==> flow/design.v (excerpt) <==
module ALUUnit(clock, ALUOp, funct, a, b, result, zero, carryOut);
	input clock;
	input [1:0] ALUOp;
	input [5:0] funct;
	input [31:0] a, b;
	output reg [31:0] result;
	output reg zero, carryOut;
	reg [1:0] aluOpQ;
	reg [5:0] functQ;
	reg [31:0] aQ, bQ;
	wire [2:0] operation;
	wire [31:0] aluResult;
	wire aluZero, aluCarry;
	ALUControl ctl(operation, aluOpQ, functQ);
	ALU32Bit alu(aluZero, aluCarry, aluResult, aQ, bQ, operation);
	always @(posedge clock)
	begin
		aluOpQ <= ALUOp;
		functQ <= funct;
		aQ <= a;
		bQ <= b;
		result <= aluResult;
		zero <= aluZero;
		if (operation == 3'd2 || operation == 3'd6)
			carryOut <= aluCarry;
	end
endmodule
Settings: LEC_CHECK=0, ABC_AREA=1, CAP_MARGIN=20, CORE_MARGIN=2, CORE_UTILIZATION=49, CTS_CLUSTER_DIAMETER=378, CTS_CLUSTER_SIZE=91, MAX_ROUTING_LAYER=met4, PLACE_DENSITY_LB_ADDON=0.06, SETUP_SLACK_MARGIN=0.82, SLEW_MARGIN=20, TNS_END_PERCENT=5; clock period 5.0 ns.
run.sh (not shown) runs the stock make flow with config.mk's settings and CLKGATE_MAP_FILE=.
The starting point finished with timing, DRC and antenna clean.
Rerun with:
==> flow/config.mk (replaced) <==
export PLATFORM = sky130hd
export DESIGN_NAME = ALUUnit
export DESIGN_NICKNAME = ALUUnit
export VERILOG_FILES = /design/flow/design.v
export SDC_FILE = /design/flow/constraint.sdc
export NUM_CORES = 4
export LEC_CHECK = 0
export CAP_MARGIN = 20
export CORE_MARGIN = 2
export CORE_UTILIZATION = 45
export SETUP_SLACK_MARGIN = 0.7
export SLEW_MARGIN = 20
==> flow/constraint.sdc (replaced) <==
create_clock -name core_clock -period 2.42 [get_ports {clock}]
set_input_delay 0.4840 -clock core_clock [delete_from_list [all_inputs] [get_ports {clock}]]
set_output_delay 0.4840 -clock core_clock [all_outputs]
set_load 0.01 [all_outputs]
The new run produced a layout that fails on negative setup slack.
Area after synthesis is lower by 18%.
Fmax is lower by 14%.
Total power is higher by 140%.
Setup slack gets worse by 3.1 ns.
Clock skew is about the same.
Sequential share of layout area is lower by 3.2 points.
Global-route usage is higher by 2.7 points.
Rerun with:
--- a/flow/config.mk
+++ b/flow/config.mk
@@ -8,5 +8,9 @@
 export CAP_MARGIN = 20
 export CORE_MARGIN = 2
-export CORE_UTILIZATION = 45
-export SETUP_SLACK_MARGIN = 0.7
+export CORE_UTILIZATION = 72
+export CTS_CLUSTER_SIZE = 14
+export HOLD_SLACK_MARGIN = 0.29
+export MAX_ROUTING_LAYER = met4
+export SETUP_SLACK_MARGIN = 0.17
 export SLEW_MARGIN = 20
+export TNS_END_PERCENT = 60
==> flow/constraint.sdc (replaced) <==
create_clock -name core_clock -period 2.73 [get_ports {clock}]
set_input_delay 0.5460 -clock core_clock [delete_from_list [all_inputs] [get_ports {clock}]]
set_output_delay 0.5460 -clock core_clock [all_outputs]
set_load 0.01 [all_outputs]
After rerunning:
- With this change the flow ended with an error in detailed placement (3_5_place_dp) with DPL-0038
- synthesized cell count stays the same
- synthesized area does not change
- die size fell by about 36%
Rerun with:
==> flow/config.mk (replaced) <==
export PLATFORM = sky130hd
export DESIGN_NAME = ALUUnit
export DESIGN_NICKNAME = ALUUnit
export VERILOG_FILES = /design/flow/design.v
export SDC_FILE = /design/flow/constraint.sdc
export NUM_CORES = 4
export LEC_CHECK = 0
export CAP_MARGIN = 20
export CORE_MARGIN = 2
export CORE_UTILIZATION = 57
export SETUP_SLACK_MARGIN = 0.94
export SLEW_MARGIN = 20
==> flow/constraint.sdc (replaced) <==
create_clock -name core_clock -period 3.5 [get_ports {clock}]
set_input_delay 0.7000 -clock core_clock [delete_from_list [all_inputs] [get_ports {clock}]]
set_output_delay 0.7000 -clock core_clock [all_outputs]
set_load 0.01 [all_outputs]
What happened: Now the flow finished with negative setup slack left. Die size climbs by 25%. Area after synthesis is unchanged. Synthesized cell count is unchanged.

* * *

## run A
ALUUnit again, from the RTL that the note above started with.
==> flow/config.mk <==
export PLATFORM = sky130hd
export DESIGN_NAME = ALUUnit
export DESIGN_NICKNAME = ALUUnit
export VERILOG_FILES = /design/flow/design.v
export SDC_FILE = /design/flow/constraint.sdc
export NUM_CORES = 4
export LEC_CHECK = 0
export ABC_AREA = 1
export CAP_MARGIN = 0
export CORE_ASPECT_RATIO = 1.12
export CORE_MARGIN = 2
export CORE_UTILIZATION = 69
export CTS_CLUSTER_DIAMETER = 361
export CTS_CLUSTER_SIZE = 98
export PLACE_DENSITY = 0.43
export SETUP_SLACK_MARGIN = 1.08
export SLEW_MARGIN = 20
export TNS_END_PERCENT = 5
==> flow/constraint.sdc <==
create_clock -name core_clock -period 3.7 [get_ports {clock}]
set_input_delay 0.7400 -clock core_clock [delete_from_list [all_inputs] [get_ports {clock}]]
set_output_delay 0.7400 -clock core_clock [all_outputs]
set_load 0.01 [all_outputs]
Input changes introduced in run B (baseline for comparison: run A):
- putting MAX_ROUTING_LAYER at met4 where nothing was set
- clearing CTS_CLUSTER_SIZE, which used to be 98
- swapping 1 for 0 in ABC_AREA
- swapping 69 for 66 in CORE_UTILIZATION
- clearing SETUP_SLACK_MARGIN, which used to be 1.08
- clearing PLACE_DENSITY, which used to be 0.43
- swapping 5 for 100 in TNS_END_PERCENT
- clearing CORE_ASPECT_RATIO, which used to be 1.12
- putting GPL_TIMING_DRIVEN at 1 where nothing was set
- clearing CTS_CLUSTER_DIAMETER, which used to be 361
- swapping 3.7 for 2.78 in the clock period (ns, I/O delays scaled along)
Results
As the logs show, run B stopped at clock tree synthesis (4_1_cts) after a tool error, so it never reached the end of the flow.
Comparing run A and run B, the higher adder-cell area share of the yosys netlist is on run B.
Taking run B as 1.0, run A lands at 1.16 on die size.
On run B: area fraction in compound gates is 22 points higher than what run A gave.
Diff run B..run A | number of ports placed on the die boundary | unchanged
Setup changes, run B to run C
- CORE_UTILIZATION now 40, was 66
- ABC_AREA no longer set, was 0
- MAX_ROUTING_LAYER no longer set, was met4
- TNS_END_PERCENT no longer set, was 100
- CAP_MARGIN now 20, was 0
- GPL_TIMING_DRIVEN no longer set, was 1
- the clock period (ns, I/O delays scaled along) now 4.36, was 2.78
Notes after the runs:
- As far as fraction of the mapped netlist area in adder cells goes, run C and run B are indistinguishable; the numbers are identical.
- Total cell area at the placement stage for run C is lower than for run B.
- Changes observed in run C relative to run B: simple logic cell fraction of the synthesized area comparable, post-place setup slack picked up an extra 1.43 ns, number of placed instances with taps included down 122, core utilization before placement -27 points.
- Run B has a lower horizontal die dimension than run C.
- Run C ended with every stage complete and zero timing, DRC or antenna violations.
- From run B to run C, register bit count reported by yosys did not move at all.
- Between run C and run B, it is run C whose count of standard-cell rows is higher, by 11.
- The core area of run C was inferior to that of run B.
- | die size | run C vs run B | 7400 um^2 higher |
Modified inputs, run D compared to run C
- CTS_CLUSTER_DIAMETER now 121, previously not set
- CORE_UTILIZATION now 70, was 40
- CTS_CLUSTER_SIZE now 36, previously not set
- the clock period (ns, I/O delays scaled along) now 3.74, was 4.36
[summary]
- Run D ran in full, but the layout does not pass; the checks complain about negative setup slack.
- Timing-limited maximum frequency: lower on run C
- Diff run C -> run D | layout filler cell count | down by more than half
- Any difference in register cell area after layout between run C and run D is small enough to ignore.

* * *

## JK
The RTL this note starts from:
==> flow/design.v <==
module ANDarray (regDst, ALUSrc, memToReg, regWrite, memRead, memWrite, branch, ALUOp1, ALUOp2, op);
	input[5:0] op;
	output regDst, ALUSrc, memToReg, regWrite, memRead, memWrite, branch, ALUOp1, ALUOp2;
	wire Rformat, lw, sw, beq;
	assign Rformat = (~op[0]) & (~op[1]) & (~op[2]) & (~op[3]) & (~op[4]) & (~op[5]), lw = (op[0]) & (op[1]) & (~op[2]) & (~op[3]) & (~op[4]) & (op[5]), sw = (op[0]) & (op[1]) & (~op[2]) & (op[3]) & (~op[4]) & (op[5]), beq = (~op[0]) & (~op[1]) & (op[2]) & (~op[3]) & (~op[4]) & (~op[5]);
	assign regDst = Rformat;
	assign ALUSrc = lw | sw;
	assign memToReg =  lw;
	assign regWrite = Rformat | lw;
	assign memRead = lw;
	assign memWrite = sw;
	assign branch = beq;
	assign ALUOp1 = Rformat;
	assign ALUOp2 = beq;
endmodule
module ALUControl(operation, ALUOp, ff);
	input[1:0] ALUOp;
	input [5:0] ff;
	output [2:0] operation;
	wire w0, w1, w2, w3;
	assign w0 = ff[0] | ff[3];
	assign operation[0] = ALUOp[1] & w0;
	assign w1 = ~ff[2];
	assign w2 = ~ALUOp[1];
	assign operation[1] = w2 | w1;
	assign w3 = ff[1] & ALUOp[1];
	assign operation[2] = w3 | ALUOp[0];
endmodule
module ALU32Bit(zero, carryOut, result, a, b, op);
	input [31:0] a, b;
	input [2:0] op;
	output reg [31:0] result;
	output zero, carryOut;
	reg carryOut;
	assign zero = (result == 0) ? 1 : 0;
	always @(a or b or op)
	begin
		carryOut = 1'b0;
		case(op)
			0: result = a & b;
			1: result = a | b;
			2: {carryOut, result[31:0]} = a + b;
			6: {carryOut, result[31:0]} = a - b;
			7: result = a < b ? 1 : 0;
			default: result = 0;
		endcase
	end
endmodule
module ALUUnit(clock, ALUOp, funct, a, b, result, zero, carryOut);
	input clock;
	input [1:0] ALUOp;
	input [5:0] funct;
	input [31:0] a, b;
	output reg [31:0] result;
	output reg zero, carryOut;
	reg [1:0] aluOpQ;
	reg [5:0] functQ;
	reg [31:0] aQ, bQ;
	wire [2:0] operation;
	wire [31:0] aluResult;
	wire aluZero, aluCarry;
	ALUControl ctl(operation, aluOpQ, functQ);
	ALU32Bit alu(aluZero, aluCarry, aluResult, aQ, bQ, operation);
	always @(posedge clock)
	begin
		aluOpQ <= ALUOp;
		functQ <= funct;
		aQ <= a;
		bQ <= b;
		result <= aluResult;
		zero <= aluZero;
		if (operation == 3'd2 || operation == 3'd6)
			carryOut <= aluCarry;
	end
endmodule
clock: 5.0 ns
lec_check: 0
abc_area: 1
cap_margin: 20
cell_pad_in_sites_global_placement: 1
core_aspect_ratio: 1.28
core_margin: 8
core_utilization: 40
cts_cluster_diameter: 181
gpl_routability_driven: 0
gpl_timing_driven: 0
hold_slack_margin: 0.25
max_routing_layer: met4
setup_slack_margin: 1.1
slew_margin: 20
JK: done, clean on timing, DRC and antenna
### JK -> MS
Settings: clearing CTS_CLUSTER_DIAMETER, which used to be 181; clearing ABC_AREA, which used to be 1; swapping 8 for 2 in CORE_MARGIN; clearing GPL_TIMING_DRIVEN, which used to be 0; clearing HOLD_SLACK_MARGIN, which used to be 0.25; clearing MAX_ROUTING_LAYER, which used to be met4; clearing CORE_ASPECT_RATIO, which used to be 1.28; clearing SETUP_SLACK_MARGIN, which used to be 1.1.
--- outcome ---
MS ended with every stage complete and zero timing, DRC or antenna violations. JK -> MS: number of hold buffers added after cts delta 0, exact match. Going from JK to MS, share of synthesized area spent on multiplexers rose 0.43 points; sequential power rose about 2%; share of synthesized cell area in and-or and or-and compound cells rose 22 points. Comparing MS against JK, there is no change at all in buffer count from post-CTS setup fixing. The launching element of the worst setup path comes out aQ[0] in one run and bQ[0] in the other, namely in MS and JK respectively. The met2 track utilization from global routing number comes out lower for MS vs JK. For synthesized area, dividing the value from MS by the value from JK gives 0.818. MS ended with less worst hold slack than JK. Clock-pin slew of the registers on the worst-case setup and hold paths essentially unchanged between JK and MS. Against JK, wire length in MS came out better.
Inputs modified between MS and AL:
Settings: changing CORE_UTILIZATION from 40 to 45; removing GPL_ROUTABILITY_DRIVEN (formerly 0); setting SETUP_SLACK_MARGIN to 0.69 for the first time; removing CELL_PAD_IN_SITES_GLOBAL_PLACEMENT (formerly 1); changing the clock period (ns, I/O delays scaled along) from 5.0 to 2.42.
### Flow results
- Total stage count of the critical path ended up 1 higher on AL than on MS.
- AL finished every stage; the final checks, however, were not passed, the failures being negative setup slack.
- AL vs MS: routed length on met1 up
- [AL] well-tap cell count fell about 6% relative to MS
- Power (MS / AL): 0.39
- In the tables for AL and MS, core box area reads lower with AL.
- AL vs. MS: summed area of non-filler cells in the final layout went up by 3600 um2.
- Of AL and MS, the lower slew at the pin with the worst max-slew slack belongs to AL.
- Compared with MS, AL shows a higher maximum frequency.
Edits applied to the flow inputs when going from AL to TR:
Settings: a change of SETUP_SLACK_MARGIN from 0.69 to 0.32; an added HOLD_SLACK_MARGIN of 0.29; an added CTS_CLUSTER_SIZE of 14; a change of CORE_UTILIZATION from 45 to 72; an added MAX_ROUTING_LAYER of met4; a change of the clock period (ns, I/O delays scaled along) from 2.42 to 2.73.
Results
Initial cell density of the core: TR higher than AL. Reported for AL and TR, synthesized-area fraction occupied by and/or/nand/nor cells turned out identical to the last digit. TR vs. AL: number of rows created at floorplan went down by 22%. TR -> AL: async set-or-reset flop fraction in the synthesized netlist delta 0, exact match. In the tables for AL and TR, die boundary width reads higher with AL. From TR to AL, mapped cell area did not move at all. In the floorplan summary, TR is listed with a die area less than that of AL. For TR, the flow was terminated by a tool error in detailed placement and produced no final design.

* * *

== raven ==
Starts from the design.v that is shown in full above.
Settings: LEC_CHECK=0, CAP_MARGIN=20, CORE_MARGIN=2, CORE_UTILIZATION=40, SLEW_MARGIN=20; clock period 5.0 ns.
raven: full flow OK, the timing, design-rule and antenna checks passed
Input changes introduced in lagoon (baseline for comparison: raven):
--- a/flow/config.mk
+++ b/flow/config.mk
@@ -9,3 +9,9 @@
 export CORE_MARGIN = 2
-export CORE_UTILIZATION = 40
+export CORE_UTILIZATION = 49
+export CTS_CLUSTER_DIAMETER = 378
+export CTS_CLUSTER_SIZE = 91
+export MAX_ROUTING_LAYER = met4
+export PLACE_DENSITY_LB_ADDON = 0.06
+export SETUP_SLACK_MARGIN = -0.3
 export SLEW_MARGIN = 20
+export TNS_END_PERCENT = 5
Findings:
| combinational fraction of the cell area | lagoon vs raven | 0.54 points higher |
Cmp lagoon vs raven: area of all placed cells without fillers lower in lagoon
Comparing overall global routing resource usage for lagoon and raven, the smaller number came from raven.
Relative to raven, count of placed standard cells including taps decreased by 46 in lagoon.
Relative to raven, combinational share of power has gone up in lagoon.
Against raven, lagoon reports a final cell utilization of the core that is higher.
raven reports its origin of the worst setup path as aQ[10] while lagoon reports aQ[0].
Fraction of the cycle the final worst path needs: lagoon > raven
Part of the power in registers: lagoon vs raven up 0.4 points
The following lists how amber was set up differently from lagoon:
==> flow/config.mk <==
export PLATFORM = sky130hd
export DESIGN_NAME = ALUUnit
export DESIGN_NICKNAME = ALUUnit
export VERILOG_FILES = /design/flow/design.v
export SDC_FILE = /design/flow/constraint.sdc
export NUM_CORES = 4
export LEC_CHECK = 0
export ABC_AREA = 1
export CAP_MARGIN = 15
export CELL_PAD_IN_SITES_DETAIL_PLACEMENT = 2
export CELL_PAD_IN_SITES_GLOBAL_PLACEMENT = 1
export CORE_ASPECT_RATIO = 1.28
export CORE_MARGIN = 8
export CORE_UTILIZATION = 54
export CTS_CLUSTER_DIAMETER = 181
export CTS_CLUSTER_SIZE = 45
export GPL_ROUTABILITY_DRIVEN = 0
export GPL_TIMING_DRIVEN = 0
export HOLD_SLACK_MARGIN = 0.25
export MAX_ROUTING_LAYER = met4
export SETUP_SLACK_MARGIN = -0.0
export SLEW_MARGIN = 20
Findings:
global placement (3_3_place_gp): amber exited with error. Diff lagoon and amber: share of the synthesized netlist area taken by xor and xnor gates lower in amber. Against lagoon, amber comes in 0.43 points lower on multiplexer fraction of the synthesized cell area. Cmp lagoon and amber / die area / higher: amber. Relative to lagoon, chip width increased by about 3% in amber. Number of cell rows was higher in amber than in lagoon. amber vs lagoon, and-or/or-and share of the synthesized area went down by 22 points. Changes observed in amber relative to lagoon: synthesis area per yosys now sits higher, synthesized cell count up 71%, synthesized area higher.
## Diff of input files: quartz against amber
==> flow/config.mk <==
export PLATFORM = sky130hd
export DESIGN_NAME = ALUUnit
export DESIGN_NICKNAME = ALUUnit
export VERILOG_FILES = /design/flow/design.v
export SDC_FILE = /design/flow/constraint.sdc
export NUM_CORES = 4
export LEC_CHECK = 0
export ABC_AREA = 1
export CAP_MARGIN = 20
export CORE_MARGIN = 2
export CORE_UTILIZATION = 66
export SLEW_MARGIN = 20
==> flow/constraint.sdc <==
create_clock -name core_clock -period 4.24 [get_ports {clock}]
set_input_delay 0.8480 -clock core_clock [delete_from_list [all_inputs] [get_ports {clock}]]
set_output_delay 0.8480 -clock core_clock [all_outputs]
set_load 0.01 [all_outputs]
==> comparison <==
- No stage failed in quartz, and the final checks on the layout all came back clean.
- Post-synthesis sequential element count: amber vs quartz identical
- Count of instantiated cells in the yosys netlist: amber vs quartz identical
- What quartz reported for height of the die has to be multiplied by 1.3 to get the figure for amber.
- Simple-gate share of the synthesized area of amber is on par with quartz.
- Compared with amber, quartz shows a lower overall die width.
- The floorplan core area in amber is 1.2 times that in quartz.
- quartz: floorplan-stage core utilization higher than amber
- Reported for amber and quartz, gate count of the mapped netlist turned out identical to the last digit.
- Relative to amber, the number of cell rows measured on quartz has decreased by more than 10%.
- Die area was higher in the run labelled amber.
For harbor, these inputs were changed with respect to quartz:
--- a/flow/config.mk
+++ b/flow/config.mk
@@ -7,3 +7,2 @@
 export LEC_CHECK = 0
-export ABC_AREA = 1
 export CAP_MARGIN = 20
==> flow/constraint.sdc <==
create_clock -name core_clock -period 4.36 [get_ports {clock}]
set_input_delay 0.8720 -clock core_clock [delete_from_list [all_inputs] [get_ports {clock}]]
set_output_delay 0.8720 -clock core_clock [all_outputs]
set_load 0.01 [all_outputs]
## What came out
Looking at period utilization, harbor sits 21 points above quartz.
Summary: with quartz as the reference, global-route wire length before repair in harbor moved down by more than 10%.
Summary of harbor over quartz: power fell about 12%; data arrival time at the worst-slack endpoint rose 1040 ps; clock slew at the register clock pins of the worst setup and hold paths rose 40 ps.
A largest combinational cell category by area of simple AND/OR/NAND/NOR gates is what quartz shows, while AND-OR/OR-AND gates belongs to harbor.
harbor ends up with a core outline area that is 18% lower than in quartz.
Power figures rest on the tool's default switching activity, not on a simulated workload.
